// uart_pwm_top
module uart_pwm_top (
    input  wire        clk,         
    input  wire        rst_n,       
    input  wire        uart_rx,     
    output wire [8:0]  pwm_out,     
    output wire [6:0] seg0,
    output wire [6:0] seg1,
    output wire [6:0] seg2,
    output wire [6:0] seg3,
    output wire [3:0] pkt_count
);
For scale: roughly 350 flip-flops, about 44 I/O pins, ~0.017 mm^2 of cells after synthesis.
Settings: LEC_CHECK=0, CAP_MARGIN=20, CORE_MARGIN=2, CORE_UTILIZATION=40, SETUP_SLACK_MARGIN=0.62, SLEW_MARGIN=20; clock period 6.82 ns.
run.sh (not shown) runs the stock make flow with config.mk's settings and CLKGATE_MAP_FILE=.
The first run passed the timing, DRC and antenna checks.
Then changed:
--- a/flow/config.mk
+++ b/flow/config.mk
@@ -8 +8,4 @@
-export CAP_MARGIN = 20
+export ABC_AREA = 0
+export CAP_MARGIN = 5
+export CELL_PAD_IN_SITES_GLOBAL_PLACEMENT = 2
+export CORE_ASPECT_RATIO = 0.7
@@ -10,2 +13,6 @@
-export CORE_UTILIZATION = 40
-export SETUP_SLACK_MARGIN = 0.62
+export CORE_UTILIZATION = 16
+export CTS_CLUSTER_SIZE = 97
+export GPL_TIMING_DRIVEN = 0
+export HOLD_SLACK_MARGIN = 0.08
+export MAX_ROUTING_LAYER = met5
+export PLACE_DENSITY = 0.78
@@ -12,0 +20 @@
+export TNS_END_PERCENT = 60
- global-route usage decreases by 10 points
- die area came out higher by about 150%
- clock skew stays flat
- cell area grows by 6.7%
- combinational power rises by about 12%
- critical path depth is unchanged
- setup slack got worse by 0.010 ns
- core utilization went down by 26 points
Then changed:
==> flow/config.mk (replaced) <==
export PLATFORM = sky130hd
export DESIGN_NAME = uart_pwm_top
export DESIGN_NICKNAME = uart_pwm_top
export VERILOG_FILES = /design/flow/design.v
export SDC_FILE = /design/flow/constraint.sdc
export NUM_CORES = 4
export LEC_CHECK = 0
export CAP_MARGIN = 20
export CORE_MARGIN = 2
export CORE_UTILIZATION = 71
export PLACE_DENSITY_LB_ADDON = 0.0
export SLEW_MARGIN = 20
==> flow/constraint.sdc (replaced) <==
create_clock -name core_clock -period 3.79 [get_ports {clk}]
set_input_delay 0.7580 -clock core_clock [delete_from_list [all_inputs] [get_ports {clk}]]
set_output_delay 0.7580 -clock core_clock [all_outputs]
set_load 0.01 [all_outputs]
Register-to-register slack is worse by 2.9 ns.
Worst hold slack is worse by 0.20 ns.
Synthesized cell count does not change.
Cell area went down by 7.6%.
Non-clock buffer count went down by 64.
Routed wire length went down by 16%.


uart_pwm_top again, from the RTL that the note above started with.
Design uart_pwm_top, start of the top module:
module uart_pwm_top (
    input  wire        clk,         
    input  wire        rst_n,       
    input  wire        uart_rx,     
    output wire [8:0]  pwm_out,     
    output wire [6:0] seg0,
    output wire [6:0] seg1,
    output wire [6:0] seg2,
    output wire [6:0] seg3,
    output wire [3:0] pkt_count
);
Settings: LEC_CHECK=0, ABC_AREA=1, CAP_MARGIN=0, CORE_ASPECT_RATIO=1.18, CORE_MARGIN=2, CORE_UTILIZATION=72, CTS_CLUSTER_DIAMETER=323, CTS_CLUSTER_SIZE=15, PLACE_DENSITY_LB_ADDON=0.02, SETUP_SLACK_MARGIN=1.11, SLEW_MARGIN=20; clock period 3.79 ns.
The starting point went through all stages and came out clean.
Next try:
==> flow/config.mk (replaced) <==
export PLATFORM = sky130hd
export DESIGN_NAME = uart_pwm_top
export DESIGN_NICKNAME = uart_pwm_top
export VERILOG_FILES = /design/flow/design.v
export SDC_FILE = /design/flow/constraint.sdc
export NUM_CORES = 4
export LEC_CHECK = 0
export CAP_MARGIN = 20
export CORE_MARGIN = 2
export CORE_UTILIZATION = 72
export CTS_CLUSTER_DIAMETER = 29
export CTS_CLUSTER_SIZE = 49
export PLACE_DENSITY_LB_ADDON = 0.0
export SETUP_SLACK_MARGIN = 1.09
export SLEW_MARGIN = 20
After rerunning: Die area went up by 1.1%. Fmax went down by 7.8%. Total power went up by 65%. Critical path depth came out lower by 1. Setup slack degrades by 0.23 ns. Clock-buffer cell count rose by 63. Sequential cell count stays the same. Non-clock buffer count drops by 25.
Next try:
--- a/flow/config.mk
+++ b/flow/config.mk
@@ -7,3 +7,4 @@
 export LEC_CHECK = 0
-export CAP_MARGIN = 20
+export ABC_AREA = 1
+export CAP_MARGIN = 40
 export CORE_MARGIN = 2
@@ -11,5 +12,5 @@
 export CTS_CLUSTER_DIAMETER = 29
-export CTS_CLUSTER_SIZE = 49
-export PLACE_DENSITY_LB_ADDON = 0.0
-export SETUP_SLACK_MARGIN = 1.09
+export CTS_CLUSTER_SIZE = 15
+export PLACE_DENSITY_LB_ADDON = 0.06
+export SETUP_SLACK_MARGIN = 1.12
 export SLEW_MARGIN = 20
Worst setup slack gains 0.15 ns.
Final cell count climbs by 19%.
Count of clock-buffer cells in the layout drops by 14.
Synthesized area drops by 1.2%.
Register-to-register slack gains 0.30 ns.
Die size drops by 1.1%.
Utilization climbs by 0.29 points.
Non-clock buffer count climbs by 39.
Via count climbs by 17%.
Next try:
--- a/flow/config.mk
+++ b/flow/config.mk
@@ -8,9 +8,9 @@
 export ABC_AREA = 1
-export CAP_MARGIN = 40
+export CAP_MARGIN = 20
 export CORE_MARGIN = 2
 export CORE_UTILIZATION = 72
-export CTS_CLUSTER_DIAMETER = 29
-export CTS_CLUSTER_SIZE = 15
-export PLACE_DENSITY_LB_ADDON = 0.06
-export SETUP_SLACK_MARGIN = 1.12
+export CTS_CLUSTER_DIAMETER = 308
+export CTS_CLUSTER_SIZE = 10
+export PLACE_DENSITY_LB_ADDON = 0.12
+export SETUP_SLACK_MARGIN = 1.13
 export SLEW_MARGIN = 20
Result:
- The changed run completed without violations
- synthesized cell count is unchanged
- via count decreases by 8.9%
- design area came out lower by 7.3%
- core utilization fell by 6.5 points


The RTL this note starts from:
==> flow/design.v <==
module uart_rx #(
    parameter CLOCKS_PER_PULSE = 4 ,  
              BITS_PER_WORD = 8,  
              W_OUT = 24  
) (
    input clk,rst_n,rx,
    output reg m_valid,
    output reg [W_OUT-1:0] m_data 
);
    localparam  IDLE    = 2'b00, 
                START   = 2'b01, 
                DATA    = 2'b10, 
                STOP    = 2'b11;
  	reg [1:0] state; 
    localparam NUM_WORDS = W_OUT / BITS_PER_WORD;
    reg[$clog2(CLOCKS_PER_PULSE)-1:0] c_clocks;
    reg[$clog2(BITS_PER_WORD)-1:0] c_bits;
    reg[$clog2(NUM_WORDS)-1:0] c_words;
    always @(posedge clk or negedge rst_n) begin
        if (!rst_n) begin
            {c_words,c_bits,c_clocks,m_valid,m_data} <= 1'b0;
            state <= IDLE;
        end else begin
            m_valid <= 0;
            case(state)
                IDLE: if(rx == 0)
                    state <= START;
                START: if(c_clocks == CLOCKS_PER_PULSE/2 - 1) begin
                        c_clocks <= 0;
                        state <= DATA;
                    end else begin
                        c_clocks <= c_clocks + 1;
                    end
              DATA:   if(c_clocks == CLOCKS_PER_PULSE-1)begin
                            c_clocks <= 0;
                            m_data <= {rx, m_data[W_OUT-1:1]};  
                            if(c_bits == BITS_PER_WORD-1) begin
                                c_bits <= 0;
                                state <= STOP;  
                                if(c_words == NUM_WORDS - 1) begin
                                    m_valid <= 1;  
                                    c_words <= 0;  
                                end else c_words <= c_words + 1;  
                            end else c_bits <= c_bits + 1;  
                        end else c_clocks <= c_clocks + 1;  
                STOP: if(c_clocks == CLOCKS_PER_PULSE - 1) begin
                        c_clocks <= 0;
                        state <= IDLE;  
                    end else c_clocks <= c_clocks + 1;
            endcase
        end
    end        
endmodule
module pwm_9ch #(
    parameter RESOLUTION = 16
)(
    input  wire                 clk,
    input  wire                 rst_n,
    input  wire [RESOLUTION-1:0] duty0,
    input  wire [RESOLUTION-1:0] duty1,
    input  wire [RESOLUTION-1:0] duty2,
    input  wire [RESOLUTION-1:0] duty3,
    input  wire [RESOLUTION-1:0] duty4,
    input  wire [RESOLUTION-1:0] duty5,
    input  wire [RESOLUTION-1:0] duty6,
    input  wire [RESOLUTION-1:0] duty7,
    input  wire [RESOLUTION-1:0] duty8,
    output reg  [8:0]           pwm_out
);
    reg [RESOLUTION-1:0] counter;
    always @(posedge clk or negedge rst_n) begin
        if (!rst_n)
            counter <= {RESOLUTION{1'b0}};
        else
            counter <= counter + 1;
    end
    always @(posedge clk or negedge rst_n) begin
        if (!rst_n) begin
            pwm_out <= 9'b0;
        end else begin
            pwm_out[0] <= (counter < duty0);
            pwm_out[1] <= (counter < duty1);
            pwm_out[2] <= (counter < duty2);
            pwm_out[3] <= (counter < duty3);
            pwm_out[4] <= (counter < duty4);
            pwm_out[5] <= (counter < duty5);
            pwm_out[6] <= (counter < duty6);
            pwm_out[7] <= (counter < duty7);
            pwm_out[8] <= (counter < duty8);
        end
    end
endmodule
module sev_seg_decorder(
    input [3:0] digit,
    output reg [6:0] seg
);
    always @(*)begin
        case(digit)
           4'd0: seg  = 7'b1000000;  
            4'd1: seg  = 7'b1111001;  
            4'd2: seg  = 7'b0100100;  
            4'd3: seg  = 7'b0110000;  
            4'd4: seg  = 7'b0011001;  
            4'd5: seg  = 7'b0010010;  
            4'd6: seg  = 7'b0000010;  
            4'd7: seg  = 7'b1111000;  
            4'd8: seg  = 7'b0000000;  
            4'd9: seg  = 7'b0010000;  
            4'd10: seg = 7'b0001000;  
            4'd11: seg = 7'b0000011;  
            4'd12: seg = 7'b1000110;  
            4'd13: seg = 7'b0100001;  
            4'd14: seg = 7'b0000110;  
            4'd15: seg = 7'b0001110;  
            default: seg = 7'b0111111;  
        endcase 
        end
endmodule
module uart_pwm_data_store #(
    parameter WIDTH = 16,
    parameter CHANNELS = 9
)(
    input  wire              clk,
    input  wire              rst_n,
    input  wire              rx_valid,
    input  wire [WIDTH-1:0]  rx_data,
    output reg  [3:0]        pkt_count,
    output reg [WIDTH-1:0] duty0,
    output reg [WIDTH-1:0] duty1,
    output reg [WIDTH-1:0] duty2,
    output reg [WIDTH-1:0] duty3,
    output reg [WIDTH-1:0] duty4,
    output reg [WIDTH-1:0] duty5,
    output reg [WIDTH-1:0] duty6,
    output reg [WIDTH-1:0] duty7,
    output reg [WIDTH-1:0] duty8
);
    reg [WIDTH-1:0] duty_reg [0:CHANNELS-1];
    integer k;
    always @(posedge clk or negedge rst_n) begin
        if (!rst_n) begin
            pkt_count <= 4'd0;
            for (k = 0; k < CHANNELS; k = k + 1)
                duty_reg[k] <= {WIDTH{1'b0}};
            duty0 <= 0; duty1 <= 0; duty2 <= 0;
            duty3 <= 0; duty4 <= 0; duty5 <= 0;
            duty6 <= 0; duty7 <= 0; duty8 <= 0;
        end else if (rx_valid) begin
            duty_reg[pkt_count] <= rx_data;
            duty0 <= duty_reg[0];
            duty1 <= duty_reg[1];
            duty2 <= duty_reg[2];
            duty3 <= duty_reg[3];
            duty4 <= duty_reg[4];
            duty5 <= duty_reg[5];
            duty6 <= duty_reg[6];
            duty7 <= duty_reg[7];
            duty8 <= duty_reg[8];
            if (pkt_count == CHANNELS-1)
                pkt_count <= 4'd0;
            else
                pkt_count <= pkt_count + 1;
        end
    end
endmodule
module uart_pwm_top (
    input  wire        clk,         
    input  wire        rst_n,       
    input  wire        uart_rx,     
    output wire [8:0]  pwm_out,     
    output wire [6:0] seg0,
    output wire [6:0] seg1,
    output wire [6:0] seg2,
    output wire [6:0] seg3,
    output wire [3:0] pkt_count
);
    wire        rx_valid;
    wire [15:0] rx_data;
    uart_rx #(.CLOCKS_PER_PULSE(434),  
              .BITS_PER_WORD(8), 
              .W_OUT(16) 
    ) uart_rx_inst (
        .clk(clk),
        .rst_n(rst_n),
        .rx(uart_rx),
        .m_data(rx_data),
        .m_valid(rx_valid)
    );
    wire [15:0] duty0, duty1, duty2, duty3, duty4, duty5, duty6, duty7, duty8;
    uart_pwm_data_store #(
        .WIDTH(16),
        .CHANNELS(9)
    ) data_store_inst (
        .clk(clk),
        .rst_n(rst_n),
        .rx_valid(rx_valid),
        .rx_data(rx_data),
        .pkt_count(pkt_count),
        .duty0(duty0), .duty1(duty1), .duty2(duty2),
        .duty3(duty3), .duty4(duty4), .duty5(duty5),
        .duty6(duty6), .duty7(duty7), .duty8(duty8)
    );
    pwm_9ch #(
        .RESOLUTION(16)
    ) pwm_inst (
        .clk(clk),
        .rst_n(rst_n),
        .duty0(duty0),
        .duty1(duty1),
        .duty2(duty2),
        .duty3(duty3),
        .duty4(duty4),
        .duty5(duty5),
        .duty6(duty6),
        .duty7(duty7),
        .duty8(duty8),
        .pwm_out(pwm_out)
    );
    wire [3:0] digit0 = rx_data[3:0];     
    wire [3:0] digit1 = rx_data[7:4];
    wire [3:0] digit2 = rx_data[11:8];
    wire [3:0] digit3 = rx_data[15:12];   
    sev_seg_decorder seg_inst0 (.digit(digit0), .seg(seg0));
    sev_seg_decorder seg_inst1 (.digit(digit1), .seg(seg1));
    sev_seg_decorder seg_inst2 (.digit(digit2), .seg(seg2));
    sev_seg_decorder seg_inst3 (.digit(digit3), .seg(seg3));
endmodule
clock: 4.36 ns
lec_check: 0
cap_margin: 20
core_margin: 2
core_utilization: 40
slew_margin: 20
The first run produced a clean layout.
Edit:
Settings changed: CORE_UTILIZATION 40 to 72, CTS_CLUSTER_SIZE from default to 50, PLACE_DENSITY_LB_ADDON from default to 0.0, SETUP_SLACK_MARGIN from default to 1.07.
Clock period 4.36 ns to 3.79 ns, I/O delays scaled along.
What happened: Power came out higher by 19%. Synthesized cell count does not change. Via count went up by 5.5%. Sequential share of layout area decreases by 0.14 points. Wire length fell by 0.84%. Sequential cell count does not change. Worst setup slack gains 0.21 ns. Cell count shrinks by 11%. Core utilization increases by 38 points.
Edit:
Settings changed: ABC_AREA from default to 1, CTS_CLUSTER_DIAMETER from default to 36, CTS_CLUSTER_SIZE 50 to 28, GPL_ROUTABILITY_DRIVEN from default to 0, PLACE_DENSITY_LB_ADDON 0.0 to 0.16, SETUP_SLACK_MARGIN 1.07 to 1.12.
Worst setup slack gains 0.15 ns.
Final area hardly moves.
Register-to-register slack gains 0.12 ns.
Die area went down by 1.1%.
Clock power rises by 11%.
Edit:
Settings changed: ABC_AREA 1 to default, CORE_UTILIZATION 72 to 71, CTS_CLUSTER_DIAMETER 36 to default, CTS_CLUSTER_SIZE 28 to default, GPL_ROUTABILITY_DRIVEN 0 to default, PLACE_DENSITY_LB_ADDON 0.16 to 0.0, SETUP_SLACK_MARGIN 1.12 to 0.59.
Routed wire length drops by 7.8%.
Utilization drops by 4.1 points.
First-iteration DRC count drops by 40%.
Fmax drops by 14%.
Via count drops by 16%.
Total power drops by 7.9%.
Synthesized cell count drops by 19%.
Edit:
Settings changed: ABC_AREA from default to 1, CORE_ASPECT_RATIO from default to 0.71, CORE_UTILIZATION 71 to 72, CTS_CLUSTER_DIAMETER from default to 343, CTS_CLUSTER_SIZE from default to 10, HOLD_SLACK_MARGIN from default to 0.3, PLACE_DENSITY_LB_ADDON 0.0 to 0.12, SETUP_SLACK_MARGIN 0.59 to 1.13.
What happened: The changed run passed the timing, DRC and antenna checks; fmax went up by 16%; via count went up by 17%; routed wire length went up by 6.3%.
Edit:
Settings changed: ABC_AREA 1 to default, CORE_ASPECT_RATIO 0.71 to default, CORE_UTILIZATION 72 to 71, CTS_CLUSTER_DIAMETER 343 to default, CTS_CLUSTER_SIZE 10 to default, HOLD_SLACK_MARGIN 0.3 to default, PLACE_DENSITY_LB_ADDON 0.12 to default, SETUP_SLACK_MARGIN 1.13 to 0.74.
Outcome:
- The new run ran to the end with no violations
- setup slack gets worse by 0.28 ns
- power rose by 2.9%
- die size rose by 2.5%
- sequential power hardly moves
- flip-flop count does not change
- global-route usage is lower by 3.2 points
- final cell count came out lower by 15%
- design area grows by 0.77%
- area after synthesis is higher by 1.2%
Power is estimated from default activity; no workload was simulated.
